## alu_top
module alu_top (
    input             clk,
    input      [31:0] A,
    input      [31:0] B,
    input      [3:0]  ALU_Sel,
    output reg [31:0] ALU_Out,
    output reg        Carryout,
    output reg        Overflow
);
Settings: LEC_CHECK=0, ABC_AREA=1, CAP_MARGIN=20, CORE_MARGIN=2, CORE_UTILIZATION=72, CTS_CLUSTER_DIAMETER=308, CTS_CLUSTER_SIZE=100, PLACE_DENSITY=0.38, SLEW_MARGIN=20, TNS_END_PERCENT=5; clock period 4.79 ns.
run.sh (not shown) runs the stock make flow with config.mk's settings and CLKGATE_MAP_FILE=.
The baseline died in 5_1_grt.
Change:
Settings changed: ABC_AREA 1 to not set, CTS_CLUSTER_DIAMETER 308 to not set, CTS_CLUSTER_SIZE 100 to 50, HOLD_SLACK_MARGIN set to -0.1, PLACE_DENSITY 0.38 to 0.64, TNS_END_PERCENT 5 to not set.
Clock period 4.79 ns to 6.73 ns, I/O delays scaled along.
Result:
- The changed run finished but failed the layout checks on setup timing
- die size drops by a little under a tenth
- area after synthesis drops by a little under a tenth
- synthesized cell count drops by a quarter to a third

* * *

alu_top again, from the RTL that the note above started with.
export LEC_CHECK = 0
export CAP_MARGIN = 15
export CORE_ASPECT_RATIO = 1.03
export CORE_MARGIN = 2
export CORE_UTILIZATION = 72
export CTS_CLUSTER_SIZE = 39
export GPL_ROUTABILITY_DRIVEN = 1
export HOLD_SLACK_MARGIN = 0.28
export MIN_ROUTING_LAYER = met1
export PLACE_DENSITY = 0.64
export SLEW_MARGIN = 20
export TNS_END_PERCENT = 15
create_clock -name core_clock -period 6.79 [get_ports {clk}]
The first run produced a layout that fails on setup timing.
Edit:
CTS_CLUSTER_SIZE = 76   (was 39)
HOLD_SLACK_MARGIN = -0.04   (was 0.28)
PLACE_DENSITY = 0.35   (was 0.64)
TNS_END_PERCENT = 75   (was 15)
clock period = 6.67 ns   (was 6.79 ns; I/O delays follow)
=>
- The changed run reached the layout checks and failed them: setup timing
- core utilization is higher by 1.1 points
- setup slack is worse by 280 ps
- wire length goes up by a few percent
- die area stays the same
- register-to-register slack got worse by 280 ps
- critical path depth goes up by 3
- first-iteration DRC count climbs by a few percent
Edit:
CAP_MARGIN = 20   (was 15)
CORE_ASPECT_RATIO = not set   (was 1.03)
CTS_CLUSTER_SIZE = not set   (was 76)
GPL_ROUTABILITY_DRIVEN = not set   (was 1)
HOLD_SLACK_MARGIN = not set   (was -0.04)
MIN_ROUTING_LAYER = not set   (was met1)
PLACE_DENSITY = 0.64   (was 0.35)
TNS_END_PERCENT = not set   (was 75)
clock period = 6.73 ns   (was 6.67 ns; I/O delays follow)
After rerunning: The changed run reached the layout checks and failed them: setup timing. Routed wire length falls slightly. Sequential share of layout area hardly moves. Global-route usage went down by 1.4 points. Final cell count decreases slightly. Worst setup slack improves by 64 ps. Utilization decreases by 0.65 points. Final area drops slightly. Hold slack improves by 45 ps. Clock-buffer cell count rose by 1.
Edit:
CORE_UTILIZATION = 33   (was 72)
PLACE_DENSITY = not set   (was 0.64)
clock period = 8.62 ns   (was 6.73 ns; I/O delays follow)
After rerunning: The changed run ran to the end with no violations. Worst setup slack gains 1100 ps. Die size is higher by well over a third. Utilization goes down by 51 points. Final area falls by roughly a tenth. Clock-buffer cell count falls by 1. Clock skew barely changes. Final cell count came out higher by a little under a tenth. Sequential cell count is unchanged. Synthesized cell count does not change.
Edit:
CORE_UTILIZATION = 58   (was 33)
SETUP_SLACK_MARGIN = 1.87   (was not set)
clock period = 6.39 ns   (was 8.62 ns; I/O delays follow)
=> This time the run produced a layout that fails on setup timing. Critical path depth increases by 4. Design area increases by 13%. Routed wire length increases by 10%. Final cell count decreases by 3.2%. Core utilization increases by 35 points.
Edit:
CORE_UTILIZATION = 40   (was 58)
SETUP_SLACK_MARGIN = not set   (was 1.87)
clock period = 8.62 ns   (was 6.39 ns; I/O delays follow)
Result:
- With this change the flow finished clean
- worst hold slack gets worse by 180 ps
- design area is lower by 12%
- via count shrinks by 7.3%
- worst setup slack is better by 1400 ps
- register-to-register slack gains 1400 ps

* * *

build 82:
The RTL this note starts from:
==> flow/design.v <==
module ALU (A, B, ALU_Sel, ALU_Out, Carryout, Overflow);
parameter ADD  = 0;
parameter SUB  = 1;
parameter MUL_HIGH = 2;
parameter MUL_LOW = 3;
input [31:0] A;
input [31:0] B;
input [3:0] ALU_Sel;
output [31:0] ALU_Out;
output Carryout;
output Overflow;
reg[31:0] ALU_32Result;
reg[63:0] ALU_64Result;
always @(*)
begin
    ALU_32Result = 32'h00000000;
    ALU_64Result = 64'h0000000000000000;
    case(ALU_Sel)
        ADD:        ALU_32Result = A + B;
        SUB:        ALU_32Result = A - B;
        MUL_HIGH:	ALU_64Result = A * B;
        MUL_LOW:	ALU_64Result = A * B;
        default:
        begin
            ALU_32Result = 32'h00000000;
            ALU_64Result = 64'h0000000000000000;
        end
    endcase
end
assign ALU_Out = (ALU_Sel == MUL_LOW)? ALU_64Result[31:0]: (ALU_Sel == MUL_HIGH)? ALU_64Result[63:32]:ALU_32Result[31:0];
assign Carryout = 1'b0;
assign Overflow = 1'b0;
endmodule
module alu_top (
    input             clk,
    input      [31:0] A,
    input      [31:0] B,
    input      [3:0]  ALU_Sel,
    output reg [31:0] ALU_Out,
    output reg        Carryout,
    output reg        Overflow
);
reg [31:0] a_q, b_q;
reg [3:0]  sel_q;
wire [31:0] out_d;
wire        carry_d, ovf_d;
ALU u_alu (
    .A(a_q), .B(b_q), .ALU_Sel(sel_q),
    .ALU_Out(out_d), .Carryout(carry_d), .Overflow(ovf_d)
);
always @(posedge clk) begin
    a_q      <= A;
    b_q      <= B;
    sel_q    <= ALU_Sel;
    ALU_Out  <= out_d;
    Carryout <= carry_d;
    Overflow <= ovf_d;
end
endmodule
export LEC_CHECK = 0
export CAP_MARGIN = 15
export CORE_ASPECT_RATIO = 0.54
export CORE_MARGIN = 2
export CORE_UTILIZATION = 72
export GPL_ROUTABILITY_DRIVEN = 1
export HOLD_SLACK_MARGIN = -0.04
export MIN_ROUTING_LAYER = met1
export PLACE_DENSITY = 0.64
export SETUP_SLACK_MARGIN = 1.68
export SLEW_MARGIN = 20
export TNS_END_PERCENT = 75
create_clock -name core_clock -period 6.67 [get_ports {clk}]
Complete run, failing final checks: build 82, reason negative setup slack.
Modified inputs, build 12 compared to build 82
==> flow/config.mk <==
export PLATFORM = sky130hd
export DESIGN_NAME = alu_top
export DESIGN_NICKNAME = alu_top
export VERILOG_FILES = /design/flow/design.v
export SDC_FILE = /design/flow/constraint.sdc
export NUM_CORES = 4
export LEC_CHECK = 0
export CAP_MARGIN = 15
export CORE_ASPECT_RATIO = 1.03
export CORE_MARGIN = 2
export CORE_UTILIZATION = 72
export GPL_ROUTABILITY_DRIVEN = 1
export MIN_ROUTING_LAYER = met1
export PLACE_DENSITY = 0.64
export SLEW_MARGIN = 20
export TNS_END_PERCENT = 15
==> flow/constraint.sdc <==
create_clock -name core_clock -period 6.79 [get_ports {clk}]
set_input_delay 1.3580 -clock core_clock [delete_from_list [all_inputs] [get_ports {clk}]]
set_output_delay 1.3580 -clock core_clock [all_outputs]
set_load 0.01 [all_outputs]
Results
STATUS run=build 82 STAGES=ALL_DONE FINAL_CHECKS=FAILED CAUSE=negative setup slack
The flow completed for build 12, but it is not clean: the layout still shows negative setup slack.
Higher global routing usage on met2 was reported by build 12, not build 82.
Going from build 82 to build 12, source-to-sink clock delay at the later pin of the worst-skew pair ~0 delta, core outline area -about 0.75%.
The run with more setup slack is build 12; build 82 has less.
Initial antenna violation count ends up lower on build 12.
Comparing cell count of the worst reg-to-reg path for build 12 and build 82, the smaller number came from build 12.
Input changes introduced in build 10 (baseline for comparison: build 12):
-- flow/config.mk --
<<< build 12, line 10
export CORE_MARGIN = 2
export CORE_UTILIZATION = 72
export GPL_ROUTABILITY_DRIVEN = 1
export MIN_ROUTING_LAYER = met1
export PLACE_DENSITY = 0.64
export SLEW_MARGIN = 20
>>> build 10, line 10
export CORE_MARGIN = 2
export CORE_UTILIZATION = 55
export GPL_ROUTABILITY_DRIVEN = 0
export MIN_ROUTING_LAYER = met1
export PLACE_DENSITY = 0.6
export SLEW_MARGIN = 20
==> flow/constraint.sdc <==
create_clock -name core_clock -period 10.2 [get_ports {clk}]
set_input_delay 2.0400 -clock core_clock [delete_from_list [all_inputs] [get_ports {clk}]]
set_output_delay 2.0400 -clock core_clock [all_outputs]
set_load 0.01 [all_outputs]
--- outcome ---
- Looking across build 12 and build 10, the single run that reached the end with no open violations was build 10.
- No crash in build 12: every stage finished, but the layout fails its final checks due to negative setup slack.
- Going from build 12 to build 10, the die area was enlarged.
- Compared build 10 vs build 12, and post-route setup TNS is up in build 10.
- Higher number of failing setup endpoints in the final timing report was reported by build 12, not build 10.
- [compare] base=build 12 new=build 10: area fraction in and, or, nand and nor cells held steady, clock transition at the registers of the reported paths held steady.
- Comparing build 12 with build 10, the area share of fa/ha/maj cells after synthesis came out essentially unchanged.
- Higher sequential portion of the cell area was reported by build 10, not build 12.
- Horizontal die dimension: build 10 higher than build 12
- The lower routed metal-1 wirelength of build 12 and build 10 is in build 12.
